==> inputs of 06-18 <==
==> flow/design.v <==
module datapath(input clk, reset, weCU, buffIRCU, buffAHCU,
                input buffALCU, buffRCU, srcbmuxCU, adrmuxCU,
			       input [1:0] acmuxCU, pcmuxCU,
			       input [2:0] aluopCU,
			       input [7:0] memdata,
			       output [15:0] address,
			       output [7:0] writedata, instrCU,
			       output zeroCU);
wire [7:0]  adrHout, buffIRout, buffAHout, buffALout, srcbmuxout;
wire [7:0]  acout, acmuxout, rout, buffRout, aluout;
wire [15:0] pcout, pcaddout, mdaout, pcmuxout, adrmuxout;
flopr #(8) IR(clk, reset, buffIRout, instrCU);
flopr #(8) adrH(clk, reset, buffAHout, adrHout);
buff buffIR(clk, reset, memdata, buffIRCU, buffIRout);
buff buffadrH(clk, reset, memdata, buffAHCU, buffAHout);
buff buffadrL(clk, reset, memdata, buffALCU, buffALout);
mux3 #(8) acmux(aluout, memdata, rout, acmuxCU, acmuxout);
flopr #(8) AC(clk, reset, acmuxout, acout);
flopr #(8) R(clk, reset, buffRout, rout);
buff buffR(clk, reset, acout, buffRCU, buffRout);
mux2 #(8) srcbmux(rout, 8'b00000001, srcbmuxCU, srcbmuxout);
alu alu(acout, srcbmuxout, aluopCU, aluout, zeroCU);
flopr #(16) PC(clk, reset, pcmuxout, pcout);
mux3 #(16) pcmux(pcout, pcaddout, {adrHout, buffALout}, pcmuxCU, pcmuxout);
adder pcadder(pcout, 16'b000000000000001, pcaddout);
flopr #(16) MDA(clk, reset, {adrHout, buffALout}, mdaout);
mux2 #(16) addressmux(pcout, mdaout, adrmuxCU, adrmuxout);
assign address = adrmuxout;
assign writedata = aluout;
endmodule
module mux2 # (parameter WIDTH = 8)
(input  [WIDTH-1:0] a0, a1,
 input s,
 output [WIDTH-1:0] y);
  assign y = s ? a1 : a0;
endmodule
module mux3 # (parameter WIDTH = 8)
(input  [WIDTH-1:0] a0, a1, a2,
 input  [1:0] s,
 output [WIDTH-1:0] y);
  assign y = s[1] ? a2 : (s[0] ? a1 : a0); 
endmodule
module flopr # (parameter WIDTH = 8)
(input clk, reset,
 input [WIDTH-1:0] d,
 output reg [WIDTH-1:0] q);
 always @ (posedge clk, posedge reset)
   if (reset) q <= 0;
   else q <= d;
endmodule
module buff(input clk, reset, input[7:0] a, input s, output [7:0] y);
  reg [7:0] q;
  assign y = (s == 1) ? a : q;
  always @ (posedge clk, posedge reset)
    if (reset) q <= 0;
    else q <= y;
endmodule
module adder(input [15:0] a, b, output [15:0] y);
assign y = a + b;
endmodule
module alu (a, b, sel, out, zero);
    input [7:0] a,b;
    input [2:0] sel; 
    output reg [7:0] out;
    output reg zero;
    always @ (*) 
    begin 
        case(sel) 
		      3'b000:   
	begin
		out = a; 
		if (out == 0) zero = 1;  
		else zero = 0; 
          end
            3'b001:   
	begin
		out = a+b;  
		if (out == 0)
		 zero = 1;  
		else
		zero = 0;
          end     
            3'b010:   
	begin
		out = a-b;  
		if (out == 0) zero = 1;  
		else zero = 0;
          end 
            3'b011:   
	begin
		out = 0; 
		zero = 1;
          end
			   3'b100:   
	begin
		out = a & b; 
		if (out == 0)
		 zero = 1;  
		else
		zero = 0;
          end
		     3'b101:   
	begin
		out = a | b; 
		if (out == 0) zero = 1;  
		else zero = 0; 
          end
			  3'b110:   
	begin
		out = a ^ b; 
		if (out == 0) zero = 1;  
		else zero = 0; 
          end		 
			  3'b111:   
	begin
		out = ~a; 
		if (out == 0) zero = 1;  
		else zero = 0; 
          end
        endcase
    end
endmodule
module controller(input clk, reset, zflag, 
                  input [7:0] opcode, 
						output buffIR, buffAH, buffAL, buffR, srcbmux, adrmux, we,
			         output [1:0] pcmux, acmux, 
						output [2:0] aluop);
  maindec md(clk, reset, zflag, opcode, buffAL, buffR, buffIR, buffAH, srcbmux, adrmux, we, pcmux, acmux, aluop);
endmodule
module maindec(input clk, reset, zflag, 
               input [7:0] opcode, 
					output buffAL, buffR, buffIR, buffAH, srcbmux, adrmux, we,
			      output [1:0] pcmux, acmux,
					output [2:0] aluop);
  reg [13:0] controls;
  reg [3:0] state, nextstate;
  assign {buffAL, buffAH, buffIR, acmux, buffR, srcbmux, aluop, pcmux, adrmux, we} = controls;
  parameter fetch = 4'b0000;
  parameter decode = 4'b0001;
  parameter getah = 4'b0010;
  parameter getal = 4'b0011;
  parameter loaddata = 4'b0100;
  parameter storedata = 4'b0101;
  parameter jumpinstr = 4'b0110;
  parameter alu = 4'b0111;
  parameter r_to_ac = 4'b1000;
  parameter ac_to_r = 4'b1001;
  parameter ahfetch = 4'b1010;
  parameter pcinc = 4'b1011;
  parameter NOP = 8'h00;
  parameter LDAC = 8'h01;
  parameter STAC = 8'h02;
  parameter MVAC = 8'h03;
  parameter MOVR = 8'h04;
  parameter JUMP = 8'h05;
  parameter JMPZ = 8'h06;
  parameter JPNZ = 8'h07;
  parameter ADD = 8'h08;
  parameter SUB = 8'h09;
  parameter INAC = 8'h0A;
  parameter CLAC = 8'h0B;
  parameter AND = 8'h0C;
  parameter OR = 8'h0D;
  parameter XOR = 8'h0E;
  parameter NOT = 8'h0F;
  always @(posedge clk, posedge reset)
    if (reset)  state <= fetch;
	 else        state <= nextstate;
  always @(*)
  begin  
    case(state)
	   fetch: nextstate <= decode;
		decode: case(opcode)
		          NOP: nextstate <= pcinc;
					 LDAC: nextstate <= ahfetch;
					 STAC: nextstate <= ahfetch;
					 MVAC: nextstate <= ac_to_r;
					 MOVR: nextstate <= r_to_ac;
					 JUMP: nextstate <= ahfetch;
					 JMPZ: nextstate <= ahfetch;
					 JPNZ: nextstate <= ahfetch;
					 default: nextstate <= alu;
				 endcase
		 getah: nextstate <= getal;
		 getal: if (opcode == STAC)      nextstate <= storedata;
		        else if (opcode == LDAC) nextstate <= loaddata;
				  else if ((opcode == JMPZ) & ~zflag) nextstate <= pcinc;
				  else if ((opcode == JPNZ) & zflag)  nextstate <= pcinc;
				  else                     nextstate <= jumpinstr;
		 jumpinstr: nextstate <= fetch;
		 storedata: nextstate <= fetch;
		 loaddata: nextstate <= fetch;
		 ac_to_r: nextstate <= fetch;
		 r_to_ac: nextstate <= fetch;
		 alu: nextstate <= fetch;
		 ahfetch: nextstate <= getah;
		 pcinc: nextstate <= fetch;
		 default: nextstate <= fetch;
	 endcase
  end
  always @(*)
  begin
    case(state)
	   fetch: controls <= 14'b00100000000000;
		decode: controls <= 14'b00000000000000;
		getah: controls <= 14'b01000000000100;
		getal: controls <= 14'b10000000000000;
		storedata: controls <= 14'b00000000000111;
		loaddata: controls <=  14'b00001000000110;
		ac_to_r: controls <= 14'b00000100000100;
		r_to_ac: controls <= 14'b00010000000100;
		jumpinstr: controls <= 14'b00000000001010;
		ahfetch: controls <= 14'b00000000000100;
		pcinc: controls <= 14'b00000000000100;
		alu:
		begin
		  case(opcode)
		    ADD: controls <= 14'b00000000010100;
			 SUB: controls <= 14'b00000000100100;
			 INAC: controls <= 14'b00000010010100;
			 CLAC: controls <= 14'b00000000110100;
			 AND: controls <= 14'b00000001000100;
			 OR: controls <= 14'b00000001010100;
			 XOR: controls <= 14'b00000001100100;
			 NOT: controls <= 14'b00000001110100;
			 default: controls <= 14'b00000000000000;
		  endcase
		end
		default: controls <= 14'b00000000000000;
    endcase
  end
endmodule
module smm(input clk, reset,
           input [7:0] readdata,
           output we, 
			  output [15:0] address,
			  output [7:0] writedata);
wire buffR, buffIR, buffAH, mdamux, buffAL, adrmux, srcbmux;
wire [1:0] pcmux, acmux;
wire [2:0] aluop;
wire [15:0] addr;
wire [7:0] wdata, instr;
wire zero;
datapath dp(clk, reset, we, buffIR, buffAH, buffAL, buffR, srcbmux, adrmux, acmux, pcmux, aluop, readdata, addr, wdata, instr, zero);
controller cu(clk, reset, zero, instr, buffIR, buffAH, buffAL, buffR, srcbmux, adrmux, we, pcmux, acmux, aluop);
assign writedata = wdata;
assign address = addr;
endmodule
==> flow/run.sh <==
#!/bin/bash
# the make line also repeats each setting of config.mk as NAME=value (left out here)
make -C /OpenROAD-flow-scripts/flow DESIGN_CONFIG=/design/flow/config.mk WORK_HOME=/design/flow/orfs CLKGATE_MAP_FILE= finish
==> flow/config.mk <==
export PLATFORM = sky130hd
export DESIGN_NAME = smm
export DESIGN_NICKNAME = smm
export VERILOG_FILES = /design/flow/design.v
export SDC_FILE = /design/flow/constraint.sdc
export NUM_CORES = 4
export LEC_CHECK = 0
export ABC_AREA = 1
export CAP_MARGIN = 20
export CORE_MARGIN = 2
export CORE_UTILIZATION = 69
export CTS_CLUSTER_DIAMETER = 237
export CTS_CLUSTER_SIZE = 23
export PLACE_DENSITY = 0.6
export SETUP_SLACK_MARGIN = -0.27
export SLEW_MARGIN = 20
==> flow/constraint.sdc <==
create_clock -name core_clock -period 2.84 [get_ports {clk}]
set_input_delay 0.5680 -clock core_clock [delete_from_list [all_inputs] [get_ports {clk}]]
set_output_delay 0.5680 -clock core_clock [all_outputs]
set_load 0.01 [all_outputs]
==> inputs of 04-02, as changes to 06-18 <==
ABC_AREA = not set   (was 1)
CORE_UTILIZATION = 52   (was 69)
CTS_CLUSTER_DIAMETER = 232   (was 237)
CTS_CLUSTER_SIZE = 100   (was 23)
SETUP_SLACK_MARGIN = not set   (was -0.27)
TNS_END_PERCENT = 10   (was not set)
==> flow/constraint.sdc (replaced) <==
create_clock -name core_clock -period 5.0 [get_ports {clk}]
set_input_delay 1.0000 -clock core_clock [delete_from_list [all_inputs] [get_ports {clk}]]
set_output_delay 1.0000 -clock core_clock [all_outputs]
set_load 0.01 [all_outputs]
==> reports/writeup.txt <==
Failing step: global routing (5_1_grt). The tools report the number of placed instances, taps included as 935. The HPWL after detailed placement is 12600 um, and the cell count in the Yosys report is 705.

Per the synthesis report, the AND-OR/OR-AND share of the synthesized area is 12.3%. The first error in the log reads "[ERROR GRT-0116] Global routing finished with congestion. Check the congestion regions in the DRC Viewer". Sequential cells were found to cover 34.0% of the synthesized design area. In this run the biggest area consumer among cell types represents 34.0% of the synthesized area. In this run the cell area of the synthesized design comes to 5010 um2. The run gives 31 for the number of placement rows. The run stopped with a tool error.

Before placement the cells fill 70.1% of the core. Per the synthesis report, the XOR/XNOR share of the synthesized area is 2.27%. In this run the standard cell core region covers 7140 um2. The minimum setup slack after placement came out at -865 ps.

By count the netlist is led by 197 x nand2_1, 96 x inv_1, 71 x nor2_1, 68 x dfrtp_1, 60 x o21ai_0. The run gives 748 for the number of nets produced by synthesis. After Yosys synthesis, full adders, half adders and majority gates account for 8.55% of the synthesized area.
Source of the figures above: 06-18

==> reports/writeup.txt <==
The pre-CTS setup check shows a worst slack of 78.3 ps. Per the post-synthesis report, the nets total 566. For this configuration, the core starts out at a cell density of 53.1%.

Counting tap cells, the placed design contains a total of 671 instances. Detailed routing placed a total of 989 um of wire on met3. Summing the areas of all compound-gate instances in the mapped netlist gives 17.2% of the synthesized area. The area fraction in full adders, half adders and majority gates works out to 8.85%. Per the Yosys statistics, synthesis produced 523 cells. Before any placement, the netlist area is recorded as 4830 um2.

The tools report the HPWL after detailed placement as 10700 um. Of the synthesized area, sequential elements account for 35.2%. After floorplanning, the core was divided into 35 placement rows.

The run gives 6.34% for the global-route track usage on met3. The run finished with no timing, DRC or antenna violations.
Source of the figures above: 04-02


---

==> run P: inputs <==
RTL: the design.v shown in full above, as it stands there.
Settings: LEC_CHECK=0, CAP_MARGIN=20, CELL_PAD_IN_SITES_DETAIL_PLACEMENT=2, CORE_MARGIN=2, CORE_UTILIZATION=56, MIN_ROUTING_LAYER=met2, SLEW_MARGIN=20; clock period 5.0 ns.
run.sh (not shown) runs the stock make flow with config.mk's settings and CLKGATE_MAP_FILE=.
==> inputs of run B, as changes to run P <==
- CELL_PAD_IN_SITES_DETAIL_PLACEMENT: 2 -> unset
- CORE_MARGIN: 2 -> 9
- CORE_UTILIZATION: 56 -> 52
- CTS_CLUSTER_DIAMETER: unset -> 232
- CTS_CLUSTER_SIZE: unset -> 98
- MIN_ROUTING_LAYER: met2 -> unset
- PLACE_DENSITY: unset -> 0.37
- TNS_END_PERCENT: unset -> 10
==> inputs of run D, as changes to run P <==
- CELL_PAD_IN_SITES_DETAIL_PLACEMENT: 2 -> unset
- CORE_UTILIZATION: 56 -> 55
- CTS_CLUSTER_SIZE: unset -> 37
- MIN_ROUTING_LAYER: met2 -> unset
- SETUP_SLACK_MARGIN: unset -> 0.72
- TNS_END_PERCENT: unset -> 5
==> flow/constraint.sdc (replaced) <==
create_clock -name core_clock -period 2.65 [get_ports {clk}]
set_input_delay 0.5300 -clock core_clock [delete_from_list [all_inputs] [get_ports {clk}]]
set_output_delay 0.5300 -clock core_clock [all_outputs]
set_load 0.01 [all_outputs]
==> comparison <==
Run P stopped in detailed placement, error DPL-0033. Run D finished but fails on setup timing. Run B went through all stages and came out clean. Of run D and run B, run D has the higher via count (gap about 16%, measured against run B). Clock power: run B is smaller than run D (21%). Power: run D is larger than run B (120%). In combinational power, run D is at 2.6 times the value of run B. Against run D, the clock-buffer cell count of run B is lower by 2. Of run B and run D, run D has the higher wire length (gap 11%, measured against run D). Between run D and run B, the lower die size is in run D (gap about 27%, measured against run B). Against run D, the utilization of run B is lower by 15 points.

---

==> umber <==
// smm: RTL as listed in full above, without the edits since
export LEC_CHECK = 0
export ABC_AREA = 1
export CAP_MARGIN = 20
export CORE_MARGIN = 2
export CORE_UTILIZATION = 65
export CTS_CLUSTER_DIAMETER = 230
export CTS_CLUSTER_SIZE = 99
export PLACE_DENSITY = 0.6
export SLEW_MARGIN = 20
export TNS_END_PERCENT = 5
create_clock -name core_clock -period 2.78 [get_ports {clk}]
==> inputs of indigo, as changes to umber <==
CORE_UTILIZATION = 72   (was 65)
CTS_CLUSTER_DIAMETER = 353   (was 230)
CTS_CLUSTER_SIZE = 30   (was 99)
PLACE_DENSITY = 0.8   (was 0.6)
SETUP_SLACK_MARGIN = -0.29   (was unset)
TNS_END_PERCENT = unset   (was 5)
==> flow/constraint.sdc (replaced) <==
create_clock -name core_clock -period 3.43 [get_ports {clk}]
set_input_delay 0.6860 -clock core_clock [delete_from_list [all_inputs] [get_ports {clk}]]
set_output_delay 0.6860 -clock core_clock [all_outputs]
set_load 0.01 [all_outputs]
==> inputs of pepper, as changes to umber <==
ABC_AREA = unset   (was 1)
CORE_UTILIZATION = 62   (was 65)
CTS_CLUSTER_DIAMETER = 360   (was 230)
CTS_CLUSTER_SIZE = 17   (was 99)
TNS_END_PERCENT = 20   (was 5)
==> flow/constraint.sdc (replaced) <==
create_clock -name core_clock -period 3.22 [get_ports {clk}]
set_input_delay 0.6440 -clock core_clock [delete_from_list [all_inputs] [get_ports {clk}]]
set_output_delay 0.6440 -clock core_clock [all_outputs]
set_load 0.01 [all_outputs]
==> comparison table <==
|  | indigo | pepper | umber |
|---|---|---|---|
| Fraction of the core area occupied by cells at floorplan | 74.1% | 63.2% | 65.8% |
| Endpoint required time on the critical path | - | 2.58 ns | 2.22 ns |
| Area reported by Yosys stat | 5010 sq um | 4830 sq um | 5010 sq um |
| Die boundary height | 87.4 microns | 92.3 microns | 91.8 microns |
| Total Power | - | 7.98 mW | 8.30 mW |
| Kind of start point of the critical path | - | register | register |
| Chip footprint | 7640 sq um | 8520 sq um | 8420 sq um |
| Post-detailed-placement half-perimeter wirelength | 11400 microns | 12200 microns | 11300 microns |
| Clock tree from TritonCTS | - | done | done |
| Number of pins exceeding their max-slew limit in the final report | - | 0 | 0 |
| Signal buffers share of area | - | 20.1% | 19.4% |
| Tally of nets with antenna violations remaining after routing | - | 0 | 0 |
| Well tap count | - | 102 | 102 |
| Bufs and invs on worst path | - | 6 | 5 |
| Register area share after synthesis | 34.0% | 35.2% | 34.0% |
| Tool Warnings | - | 52 | 52 |
| Setup total negative slack | - | -10.38 ns | -7.00 ns |
| Outcome | aborted with a tool error | complete, but fails checks | complete, but fails checks |
| Stage where the flow stopped | 5_1_grt | - | - |
| Violated checks | - | negative setup slack | negative setup slack |
| First drt pass iteration count | - | 6 | 7 |
Power is estimated from default activity; no workload was simulated.
